==> design/flow/run.sh <==
#!/bin/bash
# the make line also repeats each setting of config.mk as NAME=value (left out here)
make -C /OpenROAD-flow-scripts/flow DESIGN_CONFIG=/design/flow/config.mk WORK_HOME=/design/flow/orfs CLKGATE_MAP_FILE= finish
==> design/flow/config.mk <==
export PLATFORM = sky130hd
export DESIGN_NAME = rotational_cordic
export DESIGN_NICKNAME = rotational_cordic
export VERILOG_FILES = /design/flow/design.v
export SDC_FILE = /design/flow/constraint.sdc
export NUM_CORES = 4
export LEC_CHECK = 0
export CAP_MARGIN = 20
export CORE_MARGIN = 2
export CORE_UTILIZATION = 40
export GPL_TIMING_DRIVEN = 0
export SLEW_MARGIN = 20
export TNS_END_PERCENT = 50
==> design/flow/constraint.sdc <==
create_clock -name core_clock -period 13.0 [get_ports {clk}]
set_input_delay 2.6000 -clock core_clock [delete_from_list [all_inputs] [get_ports {clk}]]
set_output_delay 2.6000 -clock core_clock [all_outputs]
set_load 0.01 [all_outputs]
==> design/flow/design.v <==
module rotational_cordic_stage #(parameter rot, i, n) (
  output logic signed [n:0] xprime, yprime,
  output logic signed [15:0] theta_out,
  input logic signed [n:0] x, y,
  input logic signed [15:0] theta
);
logic sigma;
assign sigma = theta[15] === 1;
assign theta_out = sigma ? theta + rot : theta - rot;
assign xprime = sigma ? x + (y >>> i) : x - (y >>> i);
assign yprime = sigma ? y - (x >>> i) : y + (x >>> i);
endmodule
module rotational_cordic (
  output logic data_out_rot,
  output logic [15:0] xprime,
  output logic [15:0] yprime,
  input logic [15:0] x,
  input logic [15:0] y,
  input logic [15:0] theta,
  input logic clk, reset, start
);
parameter logic [255:0] rot_lut = {
	16'd12868,	 
	16'd7596,	 
	16'd4014,	 
	16'd2037,	 
	16'd1023,	 
	16'd512,	 
	16'd256,	 
	16'd128,	 
	16'd64,		 
	16'd32,		 
	16'd16,		 
	16'd8,		 
	16'd4,		 
	16'd2,		 
	16'd1,		 
	16'd0		 
};
parameter k = 0.607252935;
parameter int k_scaled = 9949;	 
parameter stages = 16;
parameter n = 16;
logic signed [n:0] r_x[stages], r_y[stages];
logic signed [15:0] r_theta[stages];
logic r_data_out[stages];
assign r_x[0] = {x[15], x};
assign r_y[0] = {y[15], y};
assign r_theta[0] = theta;
assign r_data_out[0] = start;
logic signed [n:0] x_out[stages], y_out[stages];
logic signed [15:0] theta_out[stages];
assign data_out_rot = r_data_out[stages - 1];
logic signed [n:0] x_prime, y_prime;
assign x_prime = x_out[stages - 1] * k_scaled /  (1 << 14);
assign y_prime = y_out[stages - 1] * k_scaled /  (1 << 14);
assign xprime = {x_prime[n], x_prime[n - 2:0]};
assign yprime = {y_prime[n], y_prime[n - 2:0]};
genvar i;
generate
for (i = 0; i < stages - 1; i++)
begin: registers
	always_ff @(posedge clk, posedge reset)
		if (reset)
		begin
			r_x[i + 1] <= 0;
			r_y[i + 1] <= 0;
			r_theta[i + 1] <= 0;
			r_data_out[i + 1] <= 0;
		end
		else
		begin
			r_x[i + 1] <= x_out[i];
			r_y[i + 1] <= y_out[i];
			r_theta[i + 1] <= theta_out[i];
			r_data_out[i + 1] <= r_data_out[i];
		end
end
for (i = 0; i < stages; i++)
begin: calcStages
	rotational_cordic_stage #(.rot(rot_lut[16*(15-i) +: 16]), .i(i), .n(n)) s0 (
		.x(r_x[i]), .y(r_y[i]), .theta(r_theta[i]),
		.xprime(x_out[i]), .yprime(y_out[i]), .theta_out(theta_out[i]), .*
	);
end
endgenerate
endmodule
==> git commit body, run 1 <==
Add synthesis and place-and-route results

- Busiest grt layer: met2
- The post-synth count of flops with an enable pin is 0.
- Yosys top cell by area: dfrtp_1
* Post-synth top area share: 0.283
- Met2 usage: 0.341
- Number of remaining DRC errors: 0
- Fmax: 79.0 MHz
- Dividing the detail-routed via count by the number of cells gives 5.20.
* Overflow left after global routing: 0
- The smallest clock period supported by the final layout is computed as 12.65 ns.
- Per the OpenROAD floorplan log, the height of the die is 411 µm.
- The final hold violation count recorded for this run is 0.
* Kind of path behind the tightest hold check: flop to flop
- Of the synthesized area, sequential elements account for 0.283.
- Required time of the worst setup path: 10.40 ns
* Final WS setup: 0.346 ns
- For this run the top cell type by instance count after synthesis was ha_1.
- By startpoint and endpoint, the worst setup path is classified as flop to output pin.
- Of the available clock period, the critical path in the final layout requires 0.973.
- Dominant combinational cell family by area after synthesis: adder cells
- On the critical path, the stage with the largest delay is an instance of fa_1.
- Final Core Density: 0.454
* Chip Area, Yosys: 66200 µm²
- Among all flip-flop cells after synthesis, the most frequent one is dfrtp_1.
- The timing report notes that buffer and inverter cells on the critical path total 5.
- The clock passes through at most 3 buffers.
- Nets: 8570
* Reg2reg path depth: 13
- Clock-pin slew reported for the worst setup and hold paths after clock tree synthesis: 0.06 ns
- Between clock sinks in the finished design, the worst skew comes to 0.0545 ns.
- Each instance of the synthesized netlist takes up on average 9.39 µm².
- Clock tree from TritonCTS: yes
- The worst setup path is captured at an output pin.
* Met3 global-route usage: 0.0182
* Clock latency at the later pin of the worst-skew pair: 0.70 ns
- Cell Type Count: 89
- TritonCTS Buffers: 87
- The post-synth register bit count is 749.
- The most critical setup path has its startpoint at r_x[15][15]$_DFF_PP0_.
- Average wire per standard cell: 15.9 µm
- TritonCTS reports the number of clock sinks as 749.
- Worst-path fanout max: 10
* Tool warnings: 74
- The Yosys step of the flow raised 12 warnings.
- Number of DRC markers in iteration 0: 2440
* Number of antenna-violating nets in the routed design: 0
- The routed layout has 49700 vias.
- Yosys attributes the largest share of cell area to dfrtp_1, ha_1, xnor2_1.
- The final layout contains routed wiring with a total length of 152000 µm.
- Entering global routing, the biggest net connects 38 pins.
- Top-level port count: 84
- The number of antenna violations at the first check in global routing came to 1.
* Hold Startpoint: r_data_out[14]$_DFF_PP0_
- Total global-route track usage: 0.180
- Mapped cell area: 66200 µm²
- Reg-to-reg startpoint: r_theta[3][15]$_DFF_PP0_
* Count of fill cells added during filler insertion: 15600
- RePlAce ended its routability-driven mode at a weighted congestion of 0.873.
- Run status: timing/DRC/antenna clean
- STA on the placed design reports a worst setup slack of -1.65 ns.
* Total nets after synthesis: 8313
- Of the total synthesized cell area, the portion taken by full adders, half adders and majority gates is 0.259.
* Met1 demand-to-capacity share in global routing: 0.208
- At the pin with the least slew margin, the transition time is 1.07 ns.
- Post-cts hold-fix buffer tally: 0
- Crit Reg-Reg Endpoint: r_y[4][15]$_DFF_PP0_
* Kind of cell adding the most delay to the critical path: adder cells
- Per the OpenROAD floorplan log, the area of the core is 165000 µm².
- The worst-case reg-to-reg setup slack stands at 8.40 ns.
- First-pass DRT Iterations: 5
* Relative slew slack: 0.277
* Worst setup endpoint: yprime[11]
- In this run the clock root is driven by a clkbuf_16.
- Setup repair after global routing missed its margin: true
- In the synthesized netlist, the cells that appear most often are ha_1, inv_1, dfrtp_1, xnor2_1, a21oi_1.
- The worst setup path is launched from a flop.
- The report counts max-capacitance violations totalling 0.
- Share of async-settable or async-resettable flops after synthesis: 1.00
* Basic-gate share of the synthesized area counting and, or, nand and nor cells: 0.104
- Of the post-synthesis cell area, the part taken by muxes is 0.0112.
- The placement report lists the number of port buffers as 83.
- WHS Path Cells: 0
* Site row count: 149
* Logic depth of the worst setup path including buffers: 37
- The via count of the first global-routing pass came to 50700.
- Area Growth Syn to Fin: 12.9%
* Yosys aoi share: 0.169
- Width of the die: 411 µm
- Synthesis produced 7044 cells.
* # setup viols final: 0
- Hold analysis lists the worst path endpoint as r_data_out[15]$_DFF_PP0_.
* Number of H-tree branching levels: 3
- HPWL reported at the end of detailed placement: 124000 µm
- In the final timing run, aggregate negative setup slack is 0 ns.
- The initial utilization of the core area, before any placement, comes to 0.402.
- Max incr delay on CP: 0.55 ns
- The OpenROAD report gives the critical path a data arrival time of 10.05 ns.
* First-pass GRT wire length: 252000 µm
* Number of cell instances after yosys synthesis: 7044
- Slew Viols, Final: 0
- Die area: 169000 µm²
- XORs/XNORs by Area: 0.123
## area by class of cell
cell class,instances,area (µm²),share of cell area
diodes,1,2.50,0.0000335
plain buffers,96,442,0.00591
clock buffers,117,2500,0.0335
clock inverters,44,656,0.00877
inverters,789,2980,0.0399
multi-input cells,5399,44800,0.599
flip-flops and latches,749,18700,0.251
well taps,2189,2740,0.0366
repair buffers,179,1870,0.0250
## repair_timing
| item | 4_1_cts | 5_1_grt |
|---|---|---|
| gates resized | 137 | 68 |
| pin swaps | 28 | 51 |
| buffers inserted | 38 | 33 |
| setup endpoints to repair | 32 | 29 |
## layer usage
metal	vias to the layer above	share of wire	wire [µm]
li1	24900	-	-
met4	0	0.030	4620
met5	-	0	0
met2	804	0.52	79600
met3	251	0.029	4400
met1	23800	0.42	63100
## stage by stage
| stage | hold WS [ns] | cell area (µm²) | std cells |
|---|---|---|---|
| floorplan | 0.331 | 66200 | 7044 |
| global placement | 0.331 | 69800 | 9316 |
| detailed placement | 0.335 | 70300 | 9341 |
| CTS | 0.348 | 74300 | 9533 |
| global route | 0.350 | 74700 | 9563 |
| finish | 0.344 | 74700 | 9563 |
==> inputs of run 2 (changes only) <==
Settings changed: ABC_AREA set to 1, CAP_MARGIN 20 to 40, CELL_PAD_IN_SITES_GLOBAL_PLACEMENT set to 3, GPL_TIMING_DRIVEN 0 to unset, SETUP_SLACK_MARGIN set to 0.24, TNS_END_PERCENT 50 to unset.
==> run 2 against run 1 <==
Against the previous run:
- maximum frequency is 4.6% higher
- via count is 8.2% higher
- cell area is 0.91% higher
- die area is 2.8% higher
- worst setup slack better by 0.55 ns
- clock-buffer cell count is 8 higher
- utilization is 0.85 points lower
- global-route usage is 4.0 points higher
- critical endpoint is now yprime[8]
- largest cell class unchanged
==> git commit body, run 2 <==
Add synthesis and place-and-route results

* Vias post-DR: 53800 (+8.2%)
- The worst slew margin relative to its limit was 0.373 (+0.0960).
* Worst Setup Start Kind: flop
* Cell chosen for the clock root: clkbuf_16
- The proportion of netlist area held by the largest area contributor is 0.275 (-0.00790).
- HPWL reported at the end of detailed placement: 160000 µm (+29%)
- Nets: 9841 (+15%)
* Mapped Avg Cell Area: 8.10 µm² (-14%)
* Worst-path fanout max: 6 (-4)
- Chip Height: 417 µm (+1.4%)
- Number of antenna-violating nets in the routed design: 0 (unchanged)
- Fmax: 82.6 MHz (+4.6%)
- XORs/XNORs by Area: 0.116 (-0.00668)
* Port Buffer Count: 83 (unchanged)
- Final Core Density: 0.445 (-0.00851)
- Kind of path behind the tightest hold check: flop to flop
- The number of failing setup endpoints in the final timing report came to 0 (unchanged).
- Area fraction in mux cells: 0.000147 (-0.0110)
- Die area: 174000 µm² (+2.8%)
- Number of DRC markers in iteration 0: 2603 (+6.7%)
- Width of the die: 417 µm (+1.4%)
- The average vias per placed instance is 4.95 (-4.8%).
- Chip Area, Yosys: 68100 µm² (+2.9%)
* Clock skew after layout: 0.0734 ns (+0.0189 ns)
- Number of H-tree branching levels: 3 (unchanged)
- Clock tree from TritonCTS: yes
- The number of cells on the critical path came to 40 (+8.1%).
- Placer's final routability congestion estimate: 0.839 (-4.0%)
- Required time of the worst setup path: 10.40 ns (about the same)
- The run finished with no timing, DRC or antenna violations.
* Count of buffer and inverter cells on the critical path: 5 (unchanged)
- By startpoint and endpoint, the worst setup path is classified as flop to output pin.
* Antenna violations before repair: 16 (+15)
- Hold Startpoint: r_theta[2][0]$_DFF_PP0_
- The critical path arrival was 9.50 ns (-0.55 ns).
- Basic-gate share of the synthesized area counting and, or, nand and nor cells: 0.168 (+0.0634)
* Number of cell instances after yosys synthesis: 8405 (+19%)
- The clock transition at the register clock pins on the worst setup and hold paths after CTS came to 0.06 ns (about the same).
- The slowest stage of the critical path belongs to the cell clkdlybuf4s50_1.
- The launch point of the worst register-to-register path is recorded as r_theta[12][15]$_DFF_PP0_.
- The I/O pin count is 84 (unchanged).
* Count of yosys warnings during synthesis: 12 (unchanged)
- Commonest flop: dfrtp_1
- The worst register-to-register path ends at r_x[13][13]$_DFF_PP0_.
- The placeable core area came to 169000 µm² (+2.8%).
- Yosys aoi share: 0.114 (-0.0551)
- Overflow left after global routing: 0 (unchanged)
- The first-pass GRT wire length is 303000 µm (+20%).
* WHS Path Cells: 0 (unchanged)
* Final cycle utilization of the critical path: 0.931 (-0.0425)
- The final total negative setup slack was 0 ns (unchanged).
- Max incr delay on CP: 0.56 ns (about the same)
- The slew at the pin closest to its max-slew limit came to 0.941 ns (-0.134 ns).
- The average wire per cell in the routed design is 17.4 µm (+9.7%).
- The maximum buffer depth of the clock tree was 3 (unchanged).
- The remaining design rule violation count was 0 (unchanged).
* First-pass DRT Iterations: 6 (+1)
- The worst-case register-to-register setup slack came to 9.07 ns (+0.67 ns).
- Summed over all instances, the cell type with the most area after synthesis is dfrtp_1.
- The minimum clock period was 12.10 ns (-0.552 ns).
* Total global-route track usage: 0.219 (+0.0398)
* Reg2reg path depth: 14 (+1)
* Hold Path End: r_theta[3][0]$_DFF_PP0_
* Cell with the most instances after synthesis: nand2_1
* Setup repair after global routing missed its margin: false
- The sink count of the clock tree came to 749 (unchanged).
* Share of async-settable or async-resettable flops after synthesis: 1.00 (unchanged)
* Area Growth Syn to Fin: 10.8%
- Among the non-sequential cells, adder cells take the most area.
* Site row count: 151 (+1.3%)
- The count of placed standard cells in the final layout, fillers left out was 10900 (+14%).
* Launching element of the worst setup path: r_x[15][15]$_DFF_PP0_
- The final tally of max-slew violations was 0 (unchanged).
* Synthesized instance count: 8405 (+19%)
- The number of flip-flops and latches in the synthesized netlist is 749 (unchanged).
- Cell Type Count: 54 (-39%)
- The number of maximum-capacitance violations was 0 (unchanged).
- Worst setup endpoint: yprime[8]
- The net count entering floorplan was 9674 (+16%).
- Initial Util: 0.402 (about the same)
- After synthesis, the cell types taking the most area are dfrtp_1, ha_1, nand2_1.
* Most prevalent standard cell on the critical path: nand2_1
* Post-cts hold-fix buffer tally: 0 (unchanged)
- The CTS buffer count came to 91 (+4.6%).
- The via count of the first global-routing pass was 54400 (+7.3%).
- Count of placed standard cells including taps: 10700 (+14%)
- The synthesis run shows the most used standard cells to be nand2_1, inv_1, ha_1, dfrtp_1, a21oi_1.
- Post-synth tally of flip-flops with integrated enable: 0 (unchanged)
- Post-Synth Adder-Cell Area: 0.252 (-0.00737)
- The count of endpoints failing hold in the final timing report came to 0 (unchanged).
- The proportion of synthesized chip area in sequential cells came to 0.275 (-0.00790).
* Tool warnings: 83 (+12%)
* Kind of cell adding the most delay to the critical path: adder cells
- Clock latency at the later pin of the worst-skew pair: 0.73 ns (+0.03 ns)
- The pin count of the biggest net entering global routing is 154 (+310%).
- The worst setup path is captured at an output pin.
- Wire length reported by the detailed router: 189000 µm (+25%)
- Mapped cell area: 68100 µm² (+2.9%)
[run 2: layer usage]
| metal | global-route usage | share of wire | up-vias | wire (µm) |
|---|---|---|---|---|
| li1 | - | - | 27700 | - |
| met1 | 0.298 | 0.48 | 25300 | 90500 |
| met2 | 0.376 | 0.48 | 542 | 90700 |
| met3 | 0.0176 | 0.021 | 180 | 4030 |
| met4 | 0.0570 | 0.021 | 0 | 3950 |
| met5 | 0 | 0 | - | 0 |
[run 2: timing repair]
item	CTS	global route
buffers inserted	0	6
gates resized	7	38
setup endpoints to repair	9	26
pin swaps	0	4
[run 2: area by class of cell]
type                            count  area [µm²]
Fill cell                       17300       93900
Multi-Input combinational cell   6293       44400
Sequential cell                   749       18700
Inverter                         1302        4890
Tap cell                         2218        2780
Clock buffer                      125        2660
Timing Repair Buffer              135        1370
Clock inverter                     43         541
Antenna cell                       10        25.0
[run 2: stage by stage]
step                      hold WS, ns  cell area, µm²  worst slack, ns
after floorplan                 0.331           68100            0.133
after global placement          0.331           71700            0.899
after detailed placement        0.335           71900            0.829
after CTS                       0.318           75100            0.265
after global routing            0.335           75400            0.209
final                           0.321           75400            0.898
==> inputs of run 3 (changes only) <==
Settings changed: CELL_PAD_IN_SITES_GLOBAL_PLACEMENT 3 to unset, CORE_ASPECT_RATIO set to 1.78, CORE_MARGIN 2 to 5, CORE_UTILIZATION 40 to 24, CTS_CLUSTER_DIAMETER set to 331, GPL_ROUTABILITY_DRIVEN set to 0, GPL_TIMING_DRIVEN set to 0, MAX_ROUTING_LAYER set to met5, MIN_ROUTING_LAYER set to met1, PLACE_DENSITY_LB_ADDON set to 0.14, SETUP_SLACK_MARGIN 0.24 to 1.06, TNS_END_PERCENT set to 60.
Clock period 13.0 ns to 16.0 ns, I/O delays scaled along.
==> run 3 against run 2 <==
Against the previous run:
- still clean
- synthesized cell count stayed put
- clock skew is 0.032 ns lower
- worst hold slack better by 0.023 ns
- sequential share of layout area fell by 0.67 points
- cell area up 2.8%
- register-to-register slack improved by 2.3 ns
- worst setup slack gained 0.99 ns
- clock-buffer cell count fell by 3
- critical endpoint is now xprime[8]
==> git commit body, run 3 <==
Add synthesis and place-and-route results

- The run finished with no timing, DRC or antenna violations.
- Number of H-tree branching levels: 3 (unchanged)
* Synthesized instance count: 8405 (unchanged)
* Yosys aoi share: 0.114 (unchanged)
- The worst setup skew after layout is 0.0415 ns (-0.0319 ns).
* Largest buffer count on any clock path: 3 (unchanged)
* Chip Area, Yosys: 68100 µm² (unchanged)
- Die area: 295000 µm² (+70%)
- Port Buffer Count: 83 (unchanged)
- The cell depth of the worst min-delay path was 0 (unchanged).
- Setup repair after global routing left no endpoint under its margin.
- For the finished layout, the period the worst path requires is 14.11 ns.
- Dominant combinational cell family by area after synthesis: adder cells
* Width of the die: 409 µm (-1.8%)
- The maximum fanout along the worst path was 16 (+10).
- Post-Synth Adder-Cell Area: 0.252 (unchanged)
* Top-level port count: 84 (unchanged)
* Number of cell instances after yosys synthesis: 8405 (unchanged)
* Logic depth of the worst setup path including buffers: 39 (-2.5%)
- From synthesis to final layout, the design area changed by 13.9%.
- Number of DRC markers in iteration 0: 1951 (-25%)
- Worst Setup Start Kind: flop
- Total global-route track usage: 0.144 (-0.0753)
- The number of flops mapped to enable cells by yosys is 0 (unchanged).
- Number of remaining DRC errors: 0 (unchanged)
* Tool warnings: 71 (-14%)
* Cell Type Count: 54 (unchanged)
- The number of antenna violations at the first check in global routing came to 2 (-14).
* Wire length reported by the detailed router: 216000 µm (+14%)
- The number of nets with antenna violations after routing was 0 (unchanged).
- Hold Path End: r_data_out[15]$_DFF_PP0_
- Worst path arrival time: 10.91 ns (+1.41 ns)
- Final hold violation count: 0 (unchanged)
- Yosys top cell by area: dfrtp_1
- XORs/XNORs by Area: 0.116 (unchanged)
- Worst setup endpoint: xprime[8]
- Total nets after synthesis: 9674 (unchanged)
- STA reports the tightest min-delay check as being of type flop to flop.
- # setup viols final: 0 (unchanged)
- The commonest cells after synthesis are nand2_1, inv_1, ha_1, dfrtp_1, a21oi_1.
* Share of async-settable or async-resettable flops after synthesis: 1.00 (unchanged)
* Crit Reg-Reg Endpoint: r_x[11][9]$_DFF_PP0_
* Total of max-cap violations: 0 (unchanged)
- The root buffer cell chosen for the clock tree is clkbuf_16.
* Fmax: 70.8 MHz
* Average wire per standard cell: 17.4 µm (about the same)
- The via count of the first global-routing pass is 60200 (+11%).
- The pin count of the biggest net entering global routing is 34 (-78%).
* Hold Startpoint: r_data_out[14]$_DFF_PP0_
- Kind of end point of the critical path: output pin
- Via/cell ratio: 4.46 (-9.9%)
- The total standard cell area after synthesis was 68100 µm² (unchanged).
- Portion of the post-synthesis area used by sequential elements: 0.275 (unchanged)
- Area fraction in mux cells: 0.000147 (unchanged)
- The CTS buffer count came to 89 (-2.2%).
* Synthesized flop and latch total: 749 (unchanged)
- Final cycle utilization of the critical path: 0.882 (-0.0488)
- Slew at the pin closest to its max-slew limit: 0.917 ns (-0.0239 ns)
* Cells taking the most area after synthesis: dfrtp_1, ha_1, nand2_1
- HPWL reported at the end of detailed placement: 188000 µm (+18%)
* Nets: 9897 (+0.57%)
- The count of yosys warnings during synthesis was 12 (unchanged).
* Relative slew slack: 0.389 (+0.0159)
* Required time of the worst setup path: 12.80 ns (+2.40 ns)
- Count of buffer and inverter cells on the critical path: 9 (+4)
- Slack of the worst reg-to-reg path: 11.33 ns (+2.26 ns)
- STA lists the startpoint of the worst register-to-register path as r_theta[10][15]$_DFF_PP0_.
- The total number of vias was 55200 (+2.6%).
- The die extent in y was 721 µm (+73%).
* Clock tree from TritonCTS: yes
- The proportion of netlist area held by the largest area contributor came to 0.275 (unchanged).
- The effective utilization at floorplan came to 0.240 (-0.162).
* Clock-pin slew reported for the worst setup and hold paths after clock tree synthesis: 0.07 ns (about the same)
- Cell with the most instances after synthesis: nand2_1
* Launching element of the worst setup path: r_y[15][15]$_DFF_PP0_
- Core region area: 283000 µm² (+67%)
* Overflow left after global routing: 0 (unchanged)
* Kind of cell adding the most delay to the critical path: adder cells
- Most prevalent standard cell on the critical path: nand2_1
- The insertion delay at the late pin of the worst-skew pair is 0.71 ns (-0.02 ns).
- The final total negative setup slack came to 0 ns (unchanged).
- First-pass DRT Iterations: 7 (+1)
* Reg2reg path depth: 12 (-2)
- Mapped Avg Cell Area: 8.10 µm² (unchanged)
- Max incr delay on CP: 0.62 ns (+0.06 ns)
* Clock sink total: 749 (unchanged)
- Basic-gate share of the synthesized area counting and, or, nand and nor cells: 0.168 (unchanged)
* First-pass GRT wire length: 330000 µm (+8.8%)
* Crit Path Category: flop to output pin
- Slew Viols, Final: 0 (unchanged)
* Site row count: 261 (+73%)
- CP max stage cell: clkdlybuf4s50_1
- Looking at the cell usage after synthesis, the top flip-flop cell is dfrtp_1.
[run 3: final cells by class]
type	count	area, µm²
inverters	1302	4890
multi-input cells	6293	44200
clock inverters	43	618
plain buffers	61	272
well taps	3682	4610
diodes	1	2.50
clock buffers	122	2540
repair buffers	132	1630
flip-flops and latches	749	18700
fillers	30400	206000
[run 3: layer usage]
layer,vias to the layer above,track usage,part of all wire
li1,27900,-,-
met2,820,0.343,0.65
met1,26000,0.0987,0.27
met4,0,0.0830,0.067
met5,-,0,0
met3,504,0.0114,0.017
[run 3: what timing repair did]
action | in CTS | in global routing
gates cloned | 0 | 0
hold buffers | 0 | 0
buffers inserted | 0 | 0
endpoints found under the setup margin | 3 | 12
gates resized | 2 | 5
[run 3: metrics by stage]
step / setup WS, ns / area [µm²] / cells / util / hold WS, ns
after global placement: -3.26 / 73500 / 12200 / 0.260 / 0.335
after global routing: 1.14 / 77500 / 12400 / 0.274 / 0.352
after floorplan: 2.53 / 68100 / 8405 / - / 0.331
after CTS: 1.07 / 77500 / 12400 / 0.274 / 0.345
final: 1.89 / 77500 / 12400 / 0.274 / 0.343
after detailed placement: 1.73 / 74300 / 12200 / 0.262 / 0.335
==> inputs of run 4 (changes only) <==
Settings changed: ABC_AREA 1 to unset, CAP_MARGIN 40 to 20, CORE_ASPECT_RATIO 1.78 to unset, CORE_MARGIN 5 to 2, CORE_UTILIZATION 24 to 68, CTS_CLUSTER_DIAMETER 331 to 36, CTS_CLUSTER_SIZE set to 19, GPL_ROUTABILITY_DRIVEN 0 to unset, GPL_TIMING_DRIVEN 0 to unset, MAX_ROUTING_LAYER met5 to unset, MIN_ROUTING_LAYER met1 to unset, PLACE_DENSITY_LB_ADDON 0.14 to unset, SETUP_SLACK_MARGIN 1.06 to -0.96, TNS_END_PERCENT 60 to unset.
Clock period 16.0 ns to 10.1 ns, I/O delays scaled along.
==> run 4 against run 3 <==
Against the previous run:
- final cell count shrank 27%
- die area shrank 66%
- now fails the layout checks on negative setup slack
- critical path type unchanged
- register-to-register slack lost 5.6 ns
- non-clock buffer count grew 424
==> git commit body, run 4 <==
Add synthesis and place-and-route results

* Run status: finished with violations
* Violated checks: negative setup slack
* Crit Reg-Reg Endpoint: r_x[7][15]$_DFF_PP0_
* Clock tree from TritonCTS: yes
* Cell with the most instances after synthesis: ha_1
- The most critical min-delay path falls under flop to flop.
- Cell Type Count: 89 (+65%)
* Pin count of the biggest net entering global routing: 180 (+430%)
- Total nets after synthesis: 8313 (-14%)
- Top-level port count: 84 (unchanged)
- CP max stage cell: fa_1
- The combinational cell area excluding buffers and inverters is 45200 µm² (+2.2%).
- The first-pass GRT wire length is 264000 µm (-20%).
* Portion of the post-synthesis area used by sequential elements: 0.283 (+0.00790)
- Yosys top cell by area: dfrtp_1
- Placed cell areas: 72000 µm² (-3.1%)
- The remaining global-route overflow came to 0 (unchanged).
- STA classifies the critical path endpoint as an output pin.
- Chip Height: 316 µm (-56%)
- The floorplan die width was 316 µm (-23%).
- The final total negative setup slack came to -36.07 ns (-36.07 ns).
* Final cycle utilization of the critical path: 1.15 (+0.269)
- The number of flops mapped to enable cells by yosys was 0 (unchanged).
- Hold Path End: r_theta[7][5]$_DFF_PP0_
* Commonest flop: dfrtp_1
- The post-synthesis chip area from yosys was 66200 µm² (-2.8%).
* Vias post-DR: 52900 (-4.2%)
- Die area: 99800 µm² (-66%)
- The proportion of netlist area held by the largest area contributor is 0.283 (+0.00790).
* Worst Setup Start Kind: flop
- Final Core Density: 0.801 (+0.528)
- The number of cells on the critical path was 38 (-2.6%).
- The placeable core area is 96600 µm² (-66%).
* Max incr delay on CP: 0.54 ns (-0.08 ns)
- The data required time at the worst endpoint came to 8.08 ns (-4.72 ns).
- Slew Viols, Final: 0 (unchanged)
* Nets: 8935 (-9.7%)
- Clock sink total: 749 (unchanged)
- The first-pass iteration count of the detailed router came to 7 (unchanged).
- Cell chosen for the clock root: clkbuf_16
* Dominant combinational cell family by area after synthesis: adder cells
- The effective utilization at floorplan came to 0.685 (+0.445).
* Number of H-tree branching levels: 3 (unchanged)
- The worst path setup slack after routing is -1.53 ns (-3.42 ns).
* Clock latency at the later pin of the worst-skew pair: 0.73 ns (+0.02 ns)
* # setup viols final: 32 (+32)
- The number of nets with antenna violations after routing was 0 (unchanged).
* Clock skew after layout: 0.0633 ns (+0.0218 ns)
- The mean cell area of the mapped netlist was 9.39 µm² (+16%).
* Most prevalent standard cell on the critical path: fa_1
- The average vias per placed instance is 5.85 (+31%).
* TritonCTS Buffers: 110 (+24%)
- Final hold violation count: 0 (unchanged)
- Synthesized instance count: 7044 (-16%)
- Largest buffer count on any clock path: 3 (unchanged)
- For reference, the top cells by count after synthesis are ha_1, inv_1, dfrtp_1, xnor2_1, a21oi_1.
- The critical path arrival is 9.61 ns (-1.30 ns).
- The post-synthesis async set-or-reset flop share was 1.00 (unchanged).
- WHS Path Cells: 0 (unchanged)
- The buffers plus inverters on the worst setup path is 6 (-3).
- Slew at the pin closest to its max-slew limit: 1.12 ns (+0.202 ns)
- The share of synthesized area spent on multiplexers was 0.0112 (+0.0110).
- Setup repair after global routing could not meet its margin everywhere.
* Vias in the first global route: 53800 (-11%)
- Between the synthesized netlist and the finished layout, the area growth was recorded as 16.9%.
* Reg-to-reg startpoint: r_y[6][6]$_DFF_PP0_
- XORs/XNORs by Area: 0.123 (+0.00668)
- The footprint of the flip-flops and latches is 18700 µm² (unchanged).
- Routability-driven placement finished with a final weighted congestion of 0.916.
- In the setup report, the worst path falls into the class flop to output pin.
* Number of cell instances after yosys synthesis: 7044 (-16%)
* Tool warnings: 88 (+24%)
- The maximum fanout along the worst path is 5 (-11).
- Wire length reported by the detailed router: 160000 µm (-26%)
- Fmax: 86.0 MHz
* Cells taking the most area after synthesis: dfrtp_1, ha_1, xnor2_1
* Antenna violations before repair: 0 (-2)
* Launching element of the worst setup path: r_y[15][16]$_DFF_PP0_
- The simple logic cell fraction of the synthesized area came to 0.104 (-0.0634).
* Hold Startpoint: r_theta[6][5]$_DFF_PP0_
* Final critical-path required period: 11.63 ns
- The remaining design rule violation count is 0 (unchanged).
* Post-Synth Adder-Cell Area: 0.259 (+0.00737)
- Count of fill cells added during filler insertion: 6348 (-79%)
- Relative slew slack: 0.254 (-0.134)
* Worst setup endpoint: xprime[13]
* HPWL reported at the end of detailed placement: 124000 µm (-34%)
- The complex-gate fraction of the synthesized area is 0.169 (+0.0551).
- Synthesized flop and latch total: 749 (unchanged)
- The floorplan row count was 114 (-56%).
* Average wire per standard cell: 17.7 µm (+1.7%)
* Total global-route track usage: 0.323 (+0.179)
* Mapped cell area: 66200 µm² (-2.8%)
- Number of DRC markers in iteration 0: 3465 (+78%)
* Reg2reg path depth: 14 (+2)
- The minimum hold slack was 0.312 ns (-0.0311 ns).
- The clock transition at the register clock pins on the worst setup and hold paths after CTS was 0.06 ns (about the same).
- Slack of the worst reg-to-reg path: 5.75 ns (-5.58 ns)
- The number of buffer cells added on primary ports is 83 (unchanged).
- The final design area excluding fillers was 77400 µm² (-0.16%).
* Kind of cell adding the most delay to the critical path: adder cells
- Total of max-cap violations: 0 (unchanged)
- Count of yosys warnings during synthesis: 12 (unchanged)
[run 4: what timing repair did]
| item | 4_1_cts | 5_1_grt |
|---|---|---|
| hold buffers | 0 | 0 |
| buffers inserted | 55 | 17 |
| pin swaps | 88 | 78 |
| endpoints found under the setup margin | 32 | 32 |
| resized | 233 | 77 |
[run 4: area by class of cell]
cell class | instances | area share
diodes | 1 | 0.0000323
clock buffers | 123 | 0.0375
clock inverters | 79 | 0.0158
inverters | 789 | 0.0383
multi-input cells | 5399 | 0.584
flip-flops and latches | 749 | 0.242
well taps | 1276 | 0.0206
repair buffers | 617 | 0.0617
[run 4: per-layer routing]
layer,GRT usage,part of all wire,vias to the layer above
li1,-,-,25700
met1,0.414,0.43,25700
met2,0.576,0.50,1165
met3,0.0416,0.040,332
met4,0.0881,0.026,0
met5,0,0,-
[run 4: through the flow]
step                std cells  setup WS, ns
CTS                      9022         -1.43
finish                   9033         -1.53
floorplan                7044         -2.19
global route             9032         -1.91
detailed placement       8783         -1.68
global placement         8783         -1.45
==> inputs of run 5 (changes only) <==
Settings changed: ABC_AREA set to 1, CORE_UTILIZATION 68 to 72, CTS_CLUSTER_DIAMETER 36 to unset, CTS_CLUSTER_SIZE 19 to 87, SETUP_SLACK_MARGIN -0.96 to unset.
Clock period 10.1 ns to 8.03 ns, I/O delays scaled along.
==> run 5 against run 4 <==
Against the previous run:
- the layout still fails its checks (negative setup slack)
- worst hold slack improved by 0.036 ns
- first-iteration DRC count increased by 100%
- die area decreased by 2.8%
- critical path depth increased by 7
- via count increased by 22%
- final cell count increased by 16%
- area after synthesis increased by 2.9%
- synthesized cell count increased by 19%
- register-to-register slack got worse by 2.4 ns
- highest routed layer is now met5
==> git commit body, run 5 <==
Add synthesis and place-and-route results

- The flow ran to the end, but the layout failed its checks.
- The remaining design rule violation count was 0 (unchanged).
* Clock skew after layout: 0.0282 ns (-0.0351 ns)
- Die area: 97000 µm² (-2.8%)
* Final WS setup: -2.52 ns (-0.987 ns)
- The fill cell total of the finished layout is 5075 (-20%).
- Number of antenna-violating nets in the routed design: 0 (unchanged)
- The net count entering floorplan was 9674 (+16%).
- The xor/xnor cell area share of the yosys netlist came to 0.116 (-0.00668).
- Number of cell instances after yosys synthesis: 8405 (+19%)
- The data required time at the worst endpoint was 6.42 ns (-1.66 ns).
- The number of cells traversed by the worst register-to-register path is 13 (-1).
* Relative slew slack: 0.152 (-0.102)
- Logic depth of the worst setup path including buffers: 45 (+18%)
- HPWL reported at the end of detailed placement: 145000 µm (+18%)
- The clock transition at the register clock pins on the worst setup and hold paths after CTS is 0.07 ns (about the same).
- The cell count after synthesis came to 8405 (+19%).
- The proportion of synthesized chip area in sequential cells came to 0.275 (-0.00790).
- Tool warnings: 91 (+3.4%)
- The die extent in y was 311 µm (-1.4%).
* Kind of path behind the tightest hold check: flop to flop
* Mapped Avg Cell Area: 8.10 µm² (-14%)
- The simple logic cell fraction of the synthesized area is 0.168 (+0.0634).
- Cell Type Count: 54 (-39%)
- Nets: 10400 (+16%)
- Setup repair after global routing could not meet its margin everywhere.
- # setup viols final: 32 (unchanged)
- The commonest cells after synthesis are nand2_1, inv_1, ha_1, dfrtp_1, a21oi_1.
* TritonCTS Buffers: 80 (-27%)
- The launch point of the critical path was reported as r_theta[15][15]$_DFF_PP0_.
* Most prevalent standard cell on the critical path: nand2_1
- The largest individual stage delay along the critical path comes from the cell fa_1.
- The worst setup path is captured at an output pin.
- Worst setup endpoint: yprime[8]
- Width of the die: 311 µm (-1.4%)
- The number of flip-flops and latches in the synthesized netlist came to 749 (unchanged).
- The share of synthesized area spent on multiplexers is 0.000147 (-0.0110).
* Worst Setup Start Kind: flop
* Site row count: 112 (-1.8%)
- Vias post-DR: 64300 (+22%)
- Port Buffer Count: 83 (unchanged)
* Count of buffer and inverter cells on the critical path: 13 (+7)
* Number of H-tree branching levels: 3 (unchanged)
* Final critical-path required period: 10.55 ns
- Among the non-sequential cells, adder cells take the most area.
* Pin count of the biggest net entering global routing: 169 (-6.1%)
* WHS Path Cells: 0 (unchanged)
* Largest buffer count on any clock path: 3 (unchanged)
- Via/cell ratio: 6.16 (+5.2%)
- The number of antenna violations at the first check in global routing was 7 (+7).
* Placed cell areas: 74100 µm² (+3.0%)
* Total global-route track usage: 0.401 (+0.0772)
- The via count of the first global-routing pass is 63300 (+18%).
- Mapped cell area: 68100 µm² (+2.9%)
- In this design, the largest share of critical-path delay is due to adder cells.
- Placer's final routability congestion estimate: 1.00 (+9.2%)
- Share of async-settable or async-resettable flops after synthesis: 1.00 (unchanged)
* Final cycle utilization of the critical path: 1.31 (+0.162)
- The total routed wirelength is 215000 µm (+35%).
- Yosys aoi share: 0.114 (-0.0551)
- Per the CTS log, the root buffer master is clkbuf_16.
- Between the synthesized netlist and the finished layout, the area growth was recorded as 18.5%.
- The worst hold path begins at r_theta[11][2]$_DFF_PP0_.
- The number of flops mapped to enable cells by yosys was 0 (unchanged).
- Chip Area, Yosys: 68100 µm² (+2.9%)
* Commonest flop: dfrtp_1
* Crit Reg-Reg Endpoint: r_x[15][9]$_DFF_PP0_
* Cells taking the most area after synthesis: dfrtp_1, ha_1, nand2_1
- The layout checks failed on negative setup slack.
- First-pass GRT wire length: 315000 µm (+19%)
- The remaining global-route overflow came to 0 (unchanged).
- The critical path arrival came to 8.94 ns (-0.67 ns).
* Core region area: 93500 µm² (-3.2%)
- The critical path is of the flop to output pin type.
- The highest clock rate this design can be run at is 94.8 MHz.
- The slew at the pin closest to its max-slew limit was 1.27 ns (+0.153 ns).
- The most common cell in the synthesized netlist is nand2_1.
- Final hold violation count: 0 (unchanged)
- TritonCTS built the clock tree.
- Post-Synth Adder-Cell Area: 0.252 (-0.00737)
- The final tally of max-slew violations is 0 (unchanged).
* Number of DRC markers in iteration 0: 7039 (+100%)
- The maximum fanout along the worst path came to 7 (+2).
- The I/O pin count came to 84 (unchanged).
- The average wire per cell in the routed design was 20.6 µm (+17%).
* Post-route setup TNS: -73.17 ns (-37.09 ns)
- The number of maximum-capacitance violations came to 0 (unchanged).
- The proportion of netlist area held by the largest area contributor came to 0.275 (-0.00790).
* Reg-to-reg startpoint: r_theta[14][15]$_DFF_PP0_
* First-pass DRT Iterations: 19 (+12)
- Hold Path End: r_theta[12][2]$_DFF_PP0_
- Initial Util: 0.728 (+0.0430)
- Count of yosys warnings during synthesis: 12 (unchanged)
* Clock sink total: 749 (unchanged)
* Slack of the worst reg-to-reg path: 3.39 ns (-2.36 ns)
* Yosys top cell by area: dfrtp_1
* Clock latency at the later pin of the worst-skew pair: 0.69 ns (-0.04 ns)
- The longest individual stage delay on the worst path came to 0.69 ns (+0.15 ns).
- The final design area excluding fillers is 80600 µm² (+4.2%).
run 5: final cells by class:
class	instances	area, µm²	area share
antenna	3	7.51	0.0000931
clock buffer	107	2250	0.0279
clock inverter	39	591	0.00732
inverter	1302	4920	0.0610
multi-input combinational	6294	47000	0.582
sequential	749	18700	0.232
tap	1254	1570	0.0195
timing repair buffer	694	5600	0.0695
run 5: per-stage QoR:
| stage | hold WS (ns) | util | std cells | setup WS (ns) |
|---|---|---|---|---|
| floorplan | 0.331 | - | 8405 | -3.84 |
| global placement | 0.332 | 0.793 | 10200 | -1.66 |
| detailed placement | 0.335 | 0.793 | 10200 | -1.85 |
| CTS | 0.350 | 0.845 | 10400 | -1.73 |
| global route | 0.352 | 0.863 | 10400 | -2.69 |
| finish | 0.349 | 0.863 | 10400 | -2.52 |
run 5: metal layers:
layer,vias to the layer above,global-route usage,routed length [µm]
met5,-,0,48
met4,6,0.215,18600
met3,1406,0.0726,19300
met2,3800,0.708,104000
met1,30200,0.460,73900
li1,28800,-,-
run 5: what timing repair did:
item                                    4_1_cts  5_1_grt
setup buffers                                71       49
gates cloned                                  1        1
gates resized                               457      273
endpoints found under the setup margin       32       32
hold buffers                                  0        0
pin swaps                                   180      241
==> inputs of run 6 (changes only) <==
Settings changed: ABC_AREA 1 to unset, CORE_UTILIZATION 72 to 65, CTS_CLUSTER_SIZE 87 to unset.
Clock period 8.03 ns to 10.1 ns, I/O delays scaled along.
==> run 6 against run 5 <==
Against the previous run:
- the layout still fails its checks (negative setup slack)
- routed wire length fell by 28%
- sequential share of layout area rose by 1.1 points
- global-route usage down 10 points
- largest cell class unchanged
==> git commit body, run 6 <==
Add synthesis and place-and-route results

- Required time of the worst setup path: 8.08 ns (+1.66 ns)
- Final cycle utilization of the critical path: 1.14 (-0.171)
- The longest individual stage delay on the worst path came to 0.53 ns (-0.16 ns).
- The final core utilization is 0.759 (-0.104).
- Area Growth Syn to Fin: 16.3%
* Site row count: 117 (+4.5%)
* Top-level port count: 84 (unchanged)
- The iteration-0 DRC count of the detailed router came to 2743 (-61%).
- The adder and majority cell fraction of the synthesized area came to 0.259 (+0.00737).
- Post-route setup TNS: -31.65 ns (+41.52 ns)
- The sink count of the clock tree was 749 (unchanged).
* Cells taking the most area after synthesis: dfrtp_1, ha_1, xnor2_1
- Clock latency at the later pin of the worst-skew pair: 0.70 ns (about the same)
- The maximum level of the CTS H-tree is 3 (unchanged).
- Post-synth tally of flip-flops with integrated enable: 0 (unchanged)
* XORs/XNORs by Area: 0.123 (+0.00668)
- Wire length reported by the detailed router: 154000 µm (-28%)
- Kind of end point of the critical path: output pin
* Kind of cell adding the most delay to the critical path: adder cells
- Post-cts hold-fix buffer tally: 0 (unchanged)
- The largest individual stage delay along the critical path comes from the cell fa_1.
- The total standard cell area after synthesis was 66200 µm² (-2.8%).
- Kind of path behind the tightest hold check: flop to flop
- Hold Startpoint: r_theta[5][8]$_DFF_PP0_
* Yosys aoi share: 0.169 (+0.0551)
- The number of buffer cells added on primary ports is 83 (unchanged).
* Synthesized instance count: 7044 (-16%)
- Crit Path Category: flop to output pin
- The buffers plus inverters on the worst setup path is 8 (-5).
- The worst setup path is launched from a flop.
- The post-placement worst setup slack was -1.26 ns (+0.581 ns).
* Chip Area, Yosys: 66200 µm² (-2.8%)
- The total number of vias came to 51600 (-20%).
* Number of antenna-violating nets in the routed design: 0 (unchanged)
- Initial Util: 0.652 (-0.0760)
- In the hold report, the worst path ends at r_theta[6][8]$_DFF_PP0_.
- Run status: finished with violations
* Launching element of the worst setup path: r_y[15][16]$_DFF_PP0_
- Tool warnings: 80 (-12%)
* Yosys top cell by area: dfrtp_1
* Vias in the first global route: 52700 (-17%)
* # setup viols final: 32 (unchanged)
- Average wire per standard cell: 17.0 µm (-18%)
- The number of cells traversed by the worst register-to-register path was 12 (-1).
- Based on the critical path, the design can be clocked at up to 86.7 MHz.
* Count of fill cells added during filler insertion: 7352 (+45%)
* Count of yosys warnings during synthesis: 12 (unchanged)
- Slack of the worst reg-to-reg path: 5.90 ns (+2.51 ns)
- The number of distinct library cells after synthesis came to 89 (+65%).
* Portion of the post-synthesis area used by sequential elements: 0.283 (+0.00790)
* Worst-path fanout max: 7 (unchanged)
- TritonCTS Buffers: 83 (+3.8%)
- The placeable core area is 101000 µm² (+8.5%).
- By instance count, the cell type seen most on the critical path is ha_4.
* Cell with the most instances after synthesis: ha_1
- The reasons given for failing layout checks are negative setup slack.
* Placer's final routability congestion estimate: 0.912 (-8.8%)
* First-pass GRT wire length: 255000 µm (-19%)
* Leading post-synthesis cells by instance count: ha_1, inv_1, dfrtp_1, xnor2_1, a21oi_1
- The average vias per placed instance was 5.67 (-7.9%).
- The worst slew margin relative to its limit was 0.268 (+0.116).
* Final hold violation count: 0 (unchanged)
* Chip Height: 323 µm (+3.7%)
- First-pass DRT Iterations: 5 (-14)
- Worst path arrival time: 9.52 ns (+0.58 ns)
- Reg-to-reg startpoint: r_theta[11][15]$_DFF_PP0_
- Total of max-cap violations: 0 (unchanged)
- Basic-gate share of the synthesized area counting and, or, nand and nor cells: 0.104 (-0.0634)
- The cell depth of the worst min-delay path came to 0 (unchanged).
- Post-synth top area share: 0.283 (+0.00790)
- The remaining design rule violation count was 0 (unchanged).
- Antenna violations before repair: 1 (-6)
* Slew Viols, Final: 0 (unchanged)
- The post-synthesis async set-or-reset flop share is 1.00 (unchanged).
- The worst setup skew after layout was 0.0549 ns (+0.0267 ns).
- The slew at the pin closest to its max-slew limit was 1.08 ns (-0.187 ns).
* Setup repair after global routing missed its margin: true
- Pin count of the biggest net entering global routing: 151 (-11%)
- The mean cell area of the mapped netlist is 9.39 µm² (+16%).
- The yosys stat cell total was 7044 (-16%).
- For the worst reg-to-reg path, the endpoint reported by OpenROAD is r_x[12][16]$_DFF_PP0_.
- TritonCTS built the clock tree.
- Total global-route track usage: 0.299 (-0.101)
- The number of flip-flops and latches in the synthesized netlist is 749 (unchanged).
* Area fraction in mux cells: 0.0112 (+0.0110)
* Overflow left after global routing: 0 (unchanged)
* Logic depth of the worst setup path including buffers: 40 (-11%)
- Final WS setup: -1.44 ns (+1.08 ns)
- The net count entering floorplan came to 8313 (-14%).
* Width of the die: 323 µm (+3.7%)
* Worst setup endpoint: xprime[13]
* Die area: 104000 µm² (+7.6%)
- Clock-pin slew reported for the worst setup and hold paths after clock tree synthesis: 0.06 ns (about the same)
- The maximum buffer depth of the clock tree is 3 (unchanged).
* Cell chosen for the clock root: clkbuf_16
* Commonest flop: dfrtp_1
- The minimum hold slack is 0.343 ns (-0.00536 ns).
- Subtracting the final worst setup slack from the clock period gives 11.54 ns.
* Nets: 8919 (-14%)
- HPWL reported at the end of detailed placement: 123000 µm (-15%)
- Among the non-sequential cells, adder cells take the most area.
run 6: layout make-up:
type | count | area [µm²] | share of cell area
flip-flops and latches | 749 | 18700 | 0.244
diodes | 1 | 2.50 | 0.0000325
inverters | 789 | 2970 | 0.0386
well taps | 1368 | 1710 | 0.0222
multi-input cells | 5399 | 45500 | 0.591
clock buffers | 106 | 2300 | 0.0299
clock inverters | 48 | 782 | 0.0102
repair buffers | 628 | 4950 | 0.0643
run 6: routing by layer:
layer / wire length (µm) / track usage
met4: 6390 / 0.119
met2: 77500 / 0.543
met1: 65200 / 0.362
met3: 5020 / 0.0336
met5: 0 / 0
run 6: repair_timing:
item | 4_1_cts | 5_1_grt
setup endpoints to repair | 32 | 32
setup buffers | 36 | 19
pin swaps | 99 | 80
gates resized | 247 | 67
run 6: metrics by stage:
stage / std cells / cell area (µm²)
6_report: 9088 / 77000
5_1_grt: 9088 / 77000
4_1_cts: 9070 / 76500
3_5_place_dp: 8881 / 72700
3_3_place_gp: 8881 / 72700
2_1_floorplan: 7044 / 66800
==> inputs of run 7 (changes only) <==
Settings changed: ABC_AREA set to 1, CAP_MARGIN 20 to 40, CORE_UTILIZATION 65 to 72, CTS_CLUSTER_DIAMETER set to 211, CTS_CLUSTER_SIZE set to 22, GPL_TIMING_DRIVEN set to 1, MAX_ROUTING_LAYER set to met5, MIN_ROUTING_LAYER set to met1, SETUP_SLACK_MARGIN set to 2.2.
Clock period 10.1 ns to 8.71 ns, I/O delays scaled along.
==> run 7 against run 6 <==
Against the previous run:
- worst setup slack lost 0.90 ns
- final cell count grew 14%
- critical endpoint is now yprime[13]
- global-route usage grew 9.3 points
- cell area grew 2.1%
- still fails the layout checks on negative setup slack
- clock-buffer cell count shrank 64
- flip-flop count is the same
==> git commit body, run 7 <==
Add synthesis and place-and-route results

- Run status: finished with violations
- The layout checks failed on negative setup slack.
- The number of buffer cells added on primary ports came to 83 (unchanged).
- The proportion of synthesized chip area in sequential cells was 0.275 (-0.00790).
* Nets: 10300 (+16%)
- Pin count of the biggest net entering global routing: 138 (-8.6%)
* Final Core Density: 0.840 (+0.0817)
- The proportion of netlist area held by the largest area contributor was 0.275 (-0.00790).
- Kind of end point of the critical path: output pin
- Fmax: 90.5 MHz
- Area Growth Syn to Fin: 15.4%
* Most prevalent standard cell on the critical path: nand2_2
* Hold Startpoint: r_theta[12][0]$_DFF_PP0_
* Count of fill cells added during filler insertion: 5464 (-26%)
* Post-synth tally of flip-flops with integrated enable: 0 (unchanged)
- The final tally of max-slew violations is 0 (unchanged).
* Total of max-cap violations: 0 (unchanged)
- Placed cell areas: 74200 µm² (+2.1%)
- STA lists the endpoint of the worst register-to-register path as r_x[15][13]$_DFF_PP0_.
- The worst setup skew after layout came to 0.0280 ns (-0.0269 ns).
* Cell Type Count: 54 (-39%)
* Mapped cell area: 68100 µm² (+2.9%)
- The buffers plus inverters on the worst setup path came to 12 (+4).
- Per the STA report, the cell with the highest stage delay on the worst path is fa_1.
- The placeable core area came to 93500 µm² (-7.9%).
- The net count entering floorplan came to 9674 (+16%).
* Worst setup endpoint: yprime[13]
* Max incr delay on CP: 0.74 ns (+0.21 ns)
* Worst-path fanout max: 5 (-2)
- The count of hold-fix buffers inserted at cts was 0 (unchanged).
- Tool warnings: 82 (+2.5%)
- Yosys aoi share: 0.114 (-0.0551)
- The total routed wirelength came to 203000 µm (+32%).
- Cell chosen for the clock root: clkbuf_16
- Chip Height: 311 µm (-3.6%)
- Slew at the pin closest to its max-slew limit: 0.856 ns (-0.228 ns)
* Final hold violation count: 0 (unchanged)
- The total die size came to 97000 µm² (-7.0%).
- Width of the die: 311 µm (-3.6%)
- The synthesis stats list as the most numerous cell nand2_1.
- Relative slew slack: 0.429 (+0.162)
- Final WS setup: -2.34 ns (-0.899 ns)
* Area occupied by multi-input gates: 46600 µm² (+2.5%)
- Launching element of the worst setup path: r_x[15][15]$_DFF_PP0_
- Largest buffer count on any clock path: 3 (unchanged)
* Final cycle utilization of the critical path: 1.27 (+0.126)
- The remaining global-route overflow came to 0 (unchanged).
- Chip Area, Yosys: 68100 µm² (+2.9%)
- WHS Path Cells: 0 (unchanged)
* XORs/XNORs by Area: 0.116 (-0.00668)
- Number of remaining DRC errors: 0 (unchanged)
* Synthesized instance count: 8405 (+19%)
- Final critical-path required period: 11.05 ns
- The timing report attributes the biggest portion of critical-path delay to adder cells.
- Cells taking the most area after synthesis: dfrtp_1, ha_1, nand2_1
* Setup repair after global routing missed its margin: true
- Number of cell instances after yosys synthesis: 8405 (+19%)
- The half-perimeter wire length after placement is 149000 µm (+21%).
- Slack of the worst reg-to-reg path: 4.36 ns (-1.54 ns)
* Synthesized flop and latch total: 749 (unchanged)
- Leading post-synthesis cells by instance count: nand2_1, inv_1, ha_1, dfrtp_1, a21oi_1
- The final total negative setup slack is -54.00 ns (-22.35 ns).
* Yosys top cell by area: dfrtp_1
- Reg-to-reg startpoint: r_theta[14][15]$_DFF_PP0_
- # setup viols final: 32 (unchanged)
* Kind of path behind the tightest hold check: flop to flop
- Share of async-settable or async-resettable flops after synthesis: 1.00 (unchanged)
- The count of yosys warnings during synthesis was 12 (unchanged).
- The average wire per cell in the routed design is 19.7 µm (+16%).
* Footprint of the flip-flops and latches: 18700 µm² (about the same)
- Clock-pin slew reported for the worst setup and hold paths after clock tree synthesis: 0.11 ns (+0.05 ns)
* First-pass GRT wire length: 309000 µm (+21%)
- Initial Util: 0.728 (+0.0760)
* Reg2reg path depth: 13 (+1)
- Via/cell ratio: 6.04 (+6.4%)
- The total number of vias came to 62400 (+21%).
- TritonCTS built the clock tree.
- The endpoint of the worst hold path is reported as r_theta[13][0]$_DFF_PP0_.
- Required time of the worst setup path: 6.97 ns (-1.11 ns)
* Worst path arrival time: 9.30 ns (-0.22 ns)
- Dominant combinational cell family by area after synthesis: adder cells
* Number of H-tree branching levels: 2 (-1)
- In the setup report, the worst path falls into the class flop to output pin.
* Top-level port count: 84 (unchanged)
* Worst Setup Start Kind: flop
* Area fraction in mux cells: 0.000147 (-0.0110)
- Logic depth of the worst setup path including buffers: 43 (+7.5%)
- The CTS buffer count is 40 (-52%).
* Vias in the first global route: 62300 (+18%)
* Final non-filler cell area: 78500 µm² (+2.1%)
- The simple logic cell fraction of the synthesized area is 0.168 (+0.0634).
* Number of antenna-violating nets in the routed design: 0 (unchanged)
- The iteration-0 DRC count of the detailed router was 6214 (+130%).
- Antenna violations before repair: 6 (+5)
- The sink count of the clock tree is 749 (unchanged).
- Total global-route track usage: 0.392 (+0.0927)
- The mean cell area of the mapped netlist came to 8.10 µm² (-14%).
- The minimum hold slack was 0.342 ns (-0.00161 ns).
- Clock latency at the later pin of the worst-skew pair: 0.64 ns (-0.06 ns)
* Commonest flop: dfrtp_1
* Post-Synth Adder-Cell Area: 0.252 (-0.00737)
* Site row count: 112 (-4.3%)
- The weighted congestion reported at the end of routability-driven placement is 0.990 (+8.5%).
- The first-pass iteration count of the detailed router is 14 (+9).
## run 7: layout make-up
type,instances,area share
diodes,4,0.000127
clock buffers,42,0.0131
clock inverters,3,0.000478
inverters,1302,0.0624
multi-input cells,6294,0.594
flip-flops and latches,749,0.239
well taps,1254,0.0200
repair buffers,684,0.0714
## run 7: per-stage QoR
| step | setup slack (ns) | instances |
|---|---|---|
| floorplan | -3.30 | 8405 |
| global placement | -1.19 | 10200 |
| detailed placement | -1.53 | 10200 |
| CTS | -1.27 | 10300 |
| global route | -2.31 | 10300 |
| finish | -2.34 | 10300 |
## run 7: metal layers
layer  GRT usage  vias to the layer above  wire (µm)
li1            -                    28700          -
met4       0.216                        8      14900
met3      0.0540                     1100      16400
met1       0.462                    29300      73700
met5           0                        -         65
met2       0.689                     3234      98300
## run 7: timing repair
item	4_1_cts	5_1_grt
gates resized	428	209
endpoints found under the setup margin	32	32
pin swaps	191	143
buffers inserted	73	26
cloned	1	0
==> inputs of run 8 (changes only) <==
Settings changed: CORE_MARGIN 2 to 5, CORE_UTILIZATION 72 to 24, CTS_CLUSTER_DIAMETER 211 to 331, CTS_CLUSTER_SIZE 22 to unset, GPL_TIMING_DRIVEN 1 to 0, PLACE_DENSITY_LB_ADDON set to 0.14, SETUP_SLACK_MARGIN 2.2 to 1.06, TNS_END_PERCENT set to 60.
Clock period 8.71 ns to 7.36 ns, I/O delays scaled along.
==> run 8 against run 7 <==
Against the previous run:
- the layout still fails its checks (negative setup slack)
- non-clock buffer count is 304 lower
- utilization is 55 points lower
- area after synthesis stayed put
- sequential share of layout area is 0.84 points lower
- highest routed layer is now met4
- via count is 12% lower
- critical path depth is 2 higher
- critical path type unchanged
- flip-flop count stayed put
- final cell count is 22% higher
==> git commit body, run 8 <==
Add synthesis and place-and-route results

- Kind of end point of the critical path: output pin
- The number of flip-flops and latches in the synthesized netlist came to 749 (unchanged).
* Fmax: 101 MHz
- Post-synth top area share: 0.275 (unchanged)
* Leading post-synthesis cells by instance count: nand2_1, inv_1, ha_1, dfrtp_1, a21oi_1
- Setup repair after global routing missed its margin: true
- Sorting the synthesized cells by area gives the leading types as dfrtp_1, ha_1, nand2_1.
- Kind of cell adding the most delay to the critical path: adder cells
- Chip Area, Yosys: 68100 µm² (unchanged)
- Run status: finished with violations
- Clock skew after layout: 0.0614 ns (+0.0334 ns)
- The worst setup path is launched from a flop.
- TritonCTS Buffers: 90 (+130%)
* Count of yosys warnings during synthesis: 12 (unchanged)
- Post-Synth Adder-Cell Area: 0.252 (unchanged)
- Portion of the post-synthesis area used by sequential elements: 0.275 (unchanged)
- Worst-path fanout max: 7 (+2)
- The die extent in y came to 543 µm (+74%).
- Crit Path Category: flop to output pin
- Met2 usage: 0.236 (-0.453)
- Port Buffer Count: 83 (unchanged)
* Worst hold slack across all endpoints: 0.327 ns (-0.0153 ns)
- In this run the clock root is driven by a clkbuf_16.
* Required time of the worst setup path: 5.89 ns (-1.08 ns)
- Total nets after synthesis: 9674 (unchanged)
- The sink count of the clock tree was 749 (unchanged).
* # setup viols final: 32 (unchanged)
* Final WS setup: -2.57 ns (-0.235 ns)
- Width of the die: 543 µm (+74%)
- After synthesis, the largest family of logic cells by area is adder cells.
* Synthesized instance count: 8405 (unchanged)
* Placer's final routability congestion estimate: 0.821 (-17%)
- Hold Path End: r_theta[7][4]$_DFF_PP0_
- Footprint of the flip-flops and latches: 18700 µm² (about the same)
- The slew at the pin closest to its max-slew limit came to 0.827 ns (-0.0286 ns).
- Overflow left after global routing: 0 (unchanged)
- Share of async-settable or async-resettable flops after synthesis: 1.00 (unchanged)
* Area fraction in mux cells: 0.000147 (unchanged)
* Worst setup endpoint: xprime[13]
- The number of nets with antenna violations after routing was 0 (unchanged).
- Yosys aoi share: 0.114 (unchanged)
- The number of maximum-capacitance violations came to 0 (unchanged).
* Busiest grt layer: met2
- The number of cells on the critical path is 45 (+4.7%).
- Finished Layout Cells: 12600 (+22%)
* Number of remaining DRC errors: 0 (unchanged)
* Worst path arrival time: 8.46 ns (-0.84 ns)
- The half-perimeter wire length after placement came to 157000 µm (+5.5%).
* Hold Startpoint: r_theta[6][4]$_DFF_PP0_
- The count of hold-fix buffers inserted at cts was 0 (unchanged).
- Met1 demand-to-capacity share in global routing: 0.163 (-0.300)
- Average wire per standard cell: 15.0 µm (-24%)
- Area occupied by multi-input gates: 46600 µm² (about the same)
- Wire length reported by the detailed router: 190000 µm (-6.8%)
- dfrtp_1 takes more of the synthesized area than any other cell.
- The number of cells traversed by the worst register-to-register path is 13 (unchanged).
* Slew Viols, Final: 0 (unchanged)
- Cell with the most instances after synthesis: nand2_1
- Core region area: 282000 µm² (+200%)
* Count of buffer and inverter cells on the critical path: 12 (unchanged)
* Pin count of the biggest net entering global routing: 35 (-75%)
* Count of fill cells added during filler insertion: 30000 (+450%)
- The number of warnings the tools reported was 74 (-9.8%).
- Looking at the reg2reg group, the worst path ends at r_x[3][13]$_DFF_PP0_.
* Vias in the first global route: 57600 (-7.6%)
- The maximum buffer depth of the clock tree was 3 (unchanged).
- The maximum level of the CTS H-tree was 3 (+1).
* Antenna violations before repair: 2 (-4)
- The simple logic cell fraction of the synthesized area was 0.168 (unchanged).
* Die area: 294000 µm² (+200%)
- Count of placed standard cells including taps: 12300 (+21%)
- The post-route fraction of the period consumed by the critical path came to 1.35 (+0.0812).
- First-pass DRT Iterations: 5 (-9)
- Clock latency at the later pin of the worst-skew pair: 0.73 ns (+0.09 ns)
- The longest individual stage delay on the worst path was 0.57 ns (-0.17 ns).
- Kind of path behind the tightest hold check: flop to flop
* Clock-pin slew reported for the worst setup and hold paths after clock tree synthesis: 0.06 ns (-0.05 ns)
* Number of DRC markers in iteration 0: 2215 (-64%)
- Via/cell ratio: 4.35 (-28%)
* Relative slew slack: 0.443 (+0.0132)
* Slack of the worst reg-to-reg path: 3.00 ns (-1.36 ns)
- Clock tree from TritonCTS: yes
* Met3 global-route usage: 0.0103 (-0.0437)
* Final hold violation count: 0 (unchanged)
* Post-synth tally of flip-flops with integrated enable: 0 (unchanged)
- First-pass GRT wire length: 309000 µm (+0.15%)
- Site row count: 195 (+74%)
* Placed cell areas: 74300 µm² (+0.19%)
* Launching element of the worst setup path: r_theta[15][15]$_DFF_PP0_
* Reg-to-reg startpoint: r_theta[2][15]$_DFF_PP0_
* Mapped Avg Cell Area: 8.10 µm² (unchanged)
* XORs/XNORs by Area: 0.116 (unchanged)
- The final design area excluding fillers was 81400 µm² (+3.7%).
* Mapped cell area: 68100 µm² (unchanged)
* Number of cell instances after yosys synthesis: 8405 (unchanged)
- Per the run report, area growth between synthesis and finish was 19.6%.
- The final net count is 10100 (-2.5%).
* Vias post-DR: 55000 (-12%)
* Cell Type Count: 54 (unchanged)
* CP max stage cell: fa_2
- The final total negative setup slack was -75.85 ns (-21.85 ns).
- Violated checks: negative setup slack
* Total global-route track usage: 0.128 (-0.264)
* Final critical-path required period: 9.93 ns
- Commonest flop: dfrtp_1
- Initial Util: 0.241 (-0.487)
- WHS Path Cells: 0 (unchanged)
- Top-level port count: 84 (unchanged)
-- run 8: layout make-up --
type / count / area share
multi-input combinational: 6293 / 0.573
antenna: 1 / 0.0000307
timing repair buffer: 319 / 0.0367
buffer: 61 / 0.00361
inverter: 1302 / 0.0605
clock buffer: 124 / 0.0319
clock inverter: 41 / 0.00684
sequential: 749 / 0.230
tap: 3743 / 0.0575
-- run 8: repair_timing --
action	in CTS	in global routing
gates cloned	1	0
resized	556	137
pin swaps	178	119
endpoints found under the setup margin	32	32
buffers inserted	143	46
-- run 8: metal layers --
layer  vias to the layer above  wire length, µm
met5                         -                0
met4                         0             3150
met3                       153             3750
met2                       537            95200
met1                     26100            87400
li1                      28200                -
-- run 8: stage by stage --
stage               utilization  setup WS (ns)
floorplan                     -          -4.38
global placement          0.261          -9.49
detailed placement        0.263          -4.36
CTS                       0.285          -2.62
global route              0.288          -3.01
finish                    0.288          -2.57
